exp/zinc:
// chipmunk
module chipmunk
	#(parameter addrSize = 12)
	(input clk,
	 input reset,
	 input [addrSize-1:0] startPC,
	 input [7:0] dataBus,
	 output [7:0] dataBusWrite,
	 output reg [addrSize-1:0] addrBus,
	 output weMem,
	 output done);
	reg [7:0] aReg;               
	reg [7:0] xReg;               
	reg [7:0] yReg;               
	reg [5:0] spReg;              
	reg [addrSize-1:0] pcReg;     
	reg [addrSize-1:0] pcRegAlt;  
	reg [addrSize-1:0] eaReg;     
	reg [7:0] dataReg;            
	wire [7:0] dataRegPlus = dataReg+1;  
	reg cFlagReg, zFlagReg, nFlagReg;
	reg [5:0] opcode;             
	reg [1:0] parameter_size;     
	reg [3:0] state;              
	reg finished;                 
	reg [7:0] dataBusOutput;        
	reg [3:0] nextState;            
	wire [7:0] addSubResult;        
	wire addSubCarryOut;
	wire [7:0] shifterResult;       
	wire shifterCarry;
	wire [7:0] bitOperationResult;  
	wire OpLoadA         = opcode[5:1] == 5'b00000;
	wire OpLoadX         = opcode[5:1] == 5'b00001;
  ...
Size in the first run: ~1300 cells after synthesis, about 100 flip-flops, roughly 44 I/O pins, roughly 10000 µm² of cells after synthesis.
Settings: LEC_CHECK=0, CAP_MARGIN=20, CORE_MARGIN=2, CORE_UTILIZATION=58, CTS_CLUSTER_DIAMETER=174, CTS_CLUSTER_SIZE=98, HOLD_SLACK_MARGIN=0.06, MAX_ROUTING_LAYER=met5, PLACE_DENSITY=0.41, SETUP_SLACK_MARGIN=-0.55, SLEW_MARGIN=40, TNS_END_PERCENT=20; clock period 5.51 ns.
run.sh (not shown) runs the stock make flow with config.mk's settings and CLKGATE_MAP_FILE=.
exp/zinc: PASS, flow complete, no timing, DRC or antenna violations
Modified inputs, exp/amber compared to exp/zinc
- a change of SLEW_MARGIN from 40 to 20
- a deleted PLACE_DENSITY that had been 0.41
- a deleted CTS_CLUSTER_SIZE that had been 98
- a change of CORE_UTILIZATION from 58 to 40
- a deleted CTS_CLUSTER_DIAMETER that had been 174
- a deleted HOLD_SLACK_MARGIN that had been 0.06
- a deleted TNS_END_PERCENT that had been 20
- a deleted MAX_ROUTING_LAYER that had been met5
- a deleted SETUP_SLACK_MARGIN that had been -0.55
- a change of the clock period (ns, I/O delays scaled along) from 5.51 to 4.69
### Flow results
- Area of the multi-input gates for exp/amber: 100 µm² up relative to exp/zinc
- Taking exp/amber as 1.0, exp/zinc lands at 1.6 on worst vdd rail ir drop.
- Taking exp/amber as 1.0, exp/zinc lands at 0.79 on total combinational power.
- In exp/amber, clock share of power is lower than in exp/zinc.


== fjord ==
chipmunk again, from the RTL that the note above started with.
clock: 5.51 ns
lec_check: 0
cap_margin: 20
core_margin: 2
core_utilization: 24
cts_cluster_diameter: 44
hold_slack_margin: 0.1
max_routing_layer: met5
place_density: 0.41
slew_margin: 40
diff inputs: fjord => sierra
- swapping 40 for 20 in SLEW_MARGIN
- clearing MAX_ROUTING_LAYER, which used to be met5
- swapping 24 for 68 in CORE_UTILIZATION
- clearing HOLD_SLACK_MARGIN, which used to be 0.1
- clearing PLACE_DENSITY, which used to be 0.41
- clearing CTS_CLUSTER_DIAMETER, which used to be 44
- swapping 5.51 for 5.97 in the clock period (ns, I/O delays scaled along)
==> comparison <==
sierra vs fjord on met2 track demand over resource: sierra is the higher one. In sierra the amount of wire on met3 after detailed routing turned out 72% higher than in fjord. sierra vs fjord, instance count: sierra lower. sierra — worst hold slack 0.0076 ns lower, fjord as reference. The cell area after layout in sierra sits 5.4% below the value recorded for fjord. From sierra to fjord, share of synthesized area occupied by flip-flops and latches did not move at all. Share of cell area taken by flip-flops and latches for sierra is higher than for fjord. The higher number of vias after detailed routing of fjord and sierra is in sierra. sierra vs fjord: post-layout period usage of the worst path down in sierra. In the reports for fjord and sierra, the smaller first-pass GRT wire length belongs to sierra.
Input changes introduced in raven (baseline for comparison: sierra):
- changing CORE_UTILIZATION from 68 to 65
- changing the clock period (ns, I/O delays scaled along) from 5.97 to 3.87
Results
Ran to the end and failed final checks on setup timing: raven. In the tables for raven and sierra, power share of the combinational group reads higher with raven. Going from sierra to raven, combinational gate area grew by a little under 10%. Taking sierra as the reference, in raven routability congestion estimate from global placement now larger; x dimension of the die now larger; die size now larger; routed wire length now larger.
> inputs changed (raven -> delta)
- changing CORE_UTILIZATION from 65 to 72
- setting TNS_END_PERCENT to 20 for the first time
- changing the clock period (ns, I/O delays scaled along) from 3.87 to 4.53
[summary]
- delta was carried through to the last stage, and its layout satisfied the timing, DRC and antenna checks.
- [delta] wire length of the first global-routing pass fell 2900 um relative to raven
- Met2 global-route usage, raven and delta: higher on raven
- delta ends up with higher maximum clock frequency than raven does.
- Compared with raven, in delta count of plain and timing-repair buffers in the layout shows a reduction of 104; count of input and output buffers shows no meaningful change; post-route cell area shows a reduction of 1300 um^2; initial standard-cell utilization of the core shows an increase of 8.1 points.
- From raven to delta the numbers moved as follows: aggregate global-route resource usage picked up an extra 3.1 points, sequential share of power picked up an extra 3.1 points, y dimension of the die lost 4.8%, routed wire length lost about 9%.
- Highest routing layer actually used = met4: raven; highest routing layer actually used = met5: delta


build 68:
Starting RTL as in the previous note.
Settings: LEC_CHECK=0, CAP_MARGIN=20, CELL_PAD_IN_SITES_DETAIL_PLACEMENT=2, CORE_MARGIN=2, CORE_UTILIZATION=24, CTS_CLUSTER_DIAMETER=44, CTS_CLUSTER_SIZE=66, HOLD_SLACK_MARGIN=0.1, MAX_ROUTING_LAYER=met5, PLACE_DENSITY=0.41, SLEW_MARGIN=30; clock period 5.63 ns.
[inputs] build 41 vs build 68
- removing PLACE_DENSITY (formerly 0.41)
- changing CORE_UTILIZATION from 24 to 65
- removing HOLD_SLACK_MARGIN (formerly 0.1)
- removing CTS_CLUSTER_SIZE (formerly 66)
- removing CTS_CLUSTER_DIAMETER (formerly 44)
- removing MAX_ROUTING_LAYER (formerly met5)
- changing SLEW_MARGIN from 30 to 20
- removing CELL_PAD_IN_SITES_DETAIL_PLACEMENT (formerly 2)
- changing the clock period (ns, I/O delays scaled along) from 5.63 to 3.95
### Flow results
- No crash in build 41: every stage finished, but the layout fails its final checks due to negative setup slack.
- Build 68 completed every stage of the flow, and the final layout passed the timing, DRC and antenna checks.
- NOTE: area of the multi-input gates in build 41 exceeds that of build 68
- Diff build 41..build 68 | number of antenna violations at the first check in global routing | unchanged
- Taking build 68 as the reference point, the fraction of area in clock buffers and inverters of build 41 falls by 0.19 points.
- The lower fill cell instance count of the final layout came out of build 41.
- Build 41 packs its core more tightly than build 68.
- Critical path endpoint: zFlagReg -> build 68, aReg[7] -> build 41
- Summary of build 41 over build 68: clock share of power lost 2.5 points; yosys-reported design area after synthesis comparable.
Setup changes, build 41 to build 19
- swapping 65 for 33 in CORE_UTILIZATION
- swapping 3.95 for 4.69 in the clock period (ns, I/O delays scaled along)
### Flow results
Build 19 completed end to end with timing, DRC and antenna clean.
Share of cell area taken by flip-flops and latches: build 19 > build 41
From build 41 to build 19 the numbers moved as follows: final cell area excluding filler cells lower; total power lower.
> inputs changed (build 19 -> build 15)
- ABC_AREA: unset -> 1
- CORE_UTILIZATION: 33 -> 67
- CTS_CLUSTER_SIZE: unset -> 73
- the clock period (ns, I/O delays scaled along): 4.69 -> 3.87
Findings:
Build 15 ran to completion and came out clean on the timing, DRC and antenna checks.
Logic gate share of total power (higher): build 15
Taking build 19 as the reference, in build 15 design area moved down; area of the core region -53%; die area now smaller.
Build 15 vs build 19: number of nets at floorplan up by more than 10%
Compared with build 19, chip height in build 15 decreased by more than a quarter.
Inputs modified between build 15 and build 28:
- CORE_UTILIZATION: 67 -> 65
- the clock period (ns, I/O delays scaled along): 3.87 -> 3.68
Findings:
[flow] build 28 | stages: complete | final checks: fail | reason: negative setup slack
Core util | build 28 vs build 15 | build 28 lower
Taking build 15 as the reference, in build 28 die area saw an increase; post-layout worst setup margin shows a reduction of 180 ps; part of the total power dissipated in combinational logic up 0.5 points; clock network fraction of total power rose by 0.2 points.
Of the two values seen for highest routing layer actually used, met4 was produced by build 15 and met5 by build 28.
Relative to build 28, the following input files were edited for build 27:
- a change of CORE_UTILIZATION from 65 to 68
- a deleted CTS_CLUSTER_SIZE that had been 73
- an added PLACE_DENSITY of 0.36
- a change of the clock period (ns, I/O delays scaled along) from 3.68 to 4.17
## What came out
Summary of build 27 and build 28: one run falls short of a clean finish, namely build 28.
Between build 27 and build 28, it is build 27 whose post-layout instance count excluding filler cells is lower, by 44.
Summary of build 27 over build 28: worst hold slack across all endpoints neither gained nor lost much; slack of the worst reg-to-reg path picked up an extra 310 ps; number of well taps lost 4; placement row count lost 1; tally of clock buffers in the finished layout picked up an extra 1.
cFlagReg as the destination of the critical timing path was reported by build 28, and dataBusWrite[0] by build 27.
Going from build 28 to build 27, design area now sits lower; number of antenna violations at the first check in global routing now sits lower; total via count after detailed routing now sits lower; final worst-path cycle share now sits lower.
Share of total power in combinational logic in build 27 is 2.7 points below build 28.


Starting RTL as in the previous note.
// chipmunk
module chipmunk
	#(parameter addrSize = 12)
	(input clk,
	 input reset,
	 input [addrSize-1:0] startPC,
	 input [7:0] dataBus,
	 output [7:0] dataBusWrite,
	 output reg [addrSize-1:0] addrBus,
	 output weMem,
	 output done);
	reg [7:0] aReg;               
	reg [7:0] xReg;               
	reg [7:0] yReg;               
	reg [5:0] spReg;              
	reg [addrSize-1:0] pcReg;     
	reg [addrSize-1:0] pcRegAlt;  
	reg [addrSize-1:0] eaReg;     
	reg [7:0] dataReg;            
	wire [7:0] dataRegPlus = dataReg+1;  
	reg cFlagReg, zFlagReg, nFlagReg;
	reg [5:0] opcode;             
	reg [1:0] parameter_size;     
	reg [3:0] state;              
	reg finished;                 
	reg [7:0] dataBusOutput;        
	reg [3:0] nextState;            
	wire [7:0] addSubResult;        
	wire addSubCarryOut;
	wire [7:0] shifterResult;       
	wire shifterCarry;
	wire [7:0] bitOperationResult;  
	wire OpLoadA         = opcode[5:1] == 5'b00000;
	wire OpLoadX         = opcode[5:1] == 5'b00001;
	wire OpLoadY         = opcode[5:1] == 5'b00010;
	wire OpIncDecMem     = opcode[5:2] == 4'b0111 && opcode[0];
	wire OpRolRorMem     = (opcode == 6'b011001 || opcode == 6'b011011);
	wire OpIncDec        = opcode[5:1] == 5'b10101;
	wire OpInxDex        = opcode[5:1] == 5'b10110;
	wire OpInyDey        = opcode[5:1] == 5'b10111;
	wire OpSta           = opcode == 6'b100001;
	wire OpStx           = opcode == 6'b100011;
	wire OpSty           = opcode == 6'b100101;
	wire OpLdaY          = opcode == 6'b101000;
	wire OpStaY          = opcode == 6'b101001;
	wire OpIndexY        = opcode[5:1] == 5'b10100;  
  ...
make LEC_CHECK=0 ABC_AREA=1 CAP_MARGIN=20 CORE_MARGIN=2 CORE_UTILIZATION=24 CTS_CLUSTER_DIAMETER=44 CTS_CLUSTER_SIZE=73 HOLD_SLACK_MARGIN=0.1 MAX_ROUTING_LAYER=met5 PLACE_DENSITY=0.42 SETUP_SLACK_MARGIN=1.11 SLEW_MARGIN=40 finish   # period 5.09 ns
The first run completed with no timing, DRC or antenna violations.
Next try:
Settings changed: CAP_MARGIN 20 to 0, MAX_ROUTING_LAYER met5 to met4.
Outcome: The changed run produced a clean layout. Non-clock buffer count drops by 2. Setup slack gets worse by 28 ps. Fmax drops by 0.71%. Area after synthesis stays the same. Register-to-register slack gets worse by 30 ps.
Next try:
Settings changed: CAP_MARGIN 0 to 20, CORE_UTILIZATION 24 to 72, CTS_CLUSTER_DIAMETER 44 to unset, HOLD_SLACK_MARGIN 0.1 to unset, MAX_ROUTING_LAYER met4 to unset, PLACE_DENSITY 0.42 to unset, SETUP_SLACK_MARGIN 1.11 to -0.3, SLEW_MARGIN 40 to 20.
Clock period 5.09 ns to 3.21 ns, I/O delays scaled along.
With this change the flow ended with an error in global routing (5_1_grt).
Synthesized area is unchanged.
Synthesized cell count stays the same.
Die size shrinks by about 66%.
Next try:
Settings changed: CORE_UTILIZATION 72 to 67, CTS_CLUSTER_DIAMETER set to 360, SETUP_SLACK_MARGIN -0.3 to -0.17.
Clock period 3.21 ns to 3.19 ns, I/O delays scaled along.
The changed run died in global routing (5_1_grt); die area goes up by 7.2%; synthesized cell count does not change; area after synthesis does not change.
Next try:
Settings changed: ABC_AREA 1 to unset, CORE_UTILIZATION 67 to 60, CTS_CLUSTER_DIAMETER 360 to unset, CTS_CLUSTER_SIZE 73 to unset, SETUP_SLACK_MARGIN -0.17 to 1.05.
Clock period 3.19 ns to 3.84 ns, I/O delays scaled along.
- With this change the flow finished with negative setup slack left
- area after synthesis went up by 3.6%
- synthesized cell count goes down by 16%
- die area rises by 15%
No activity file was given, so power comes from the tool's default toggle rates.
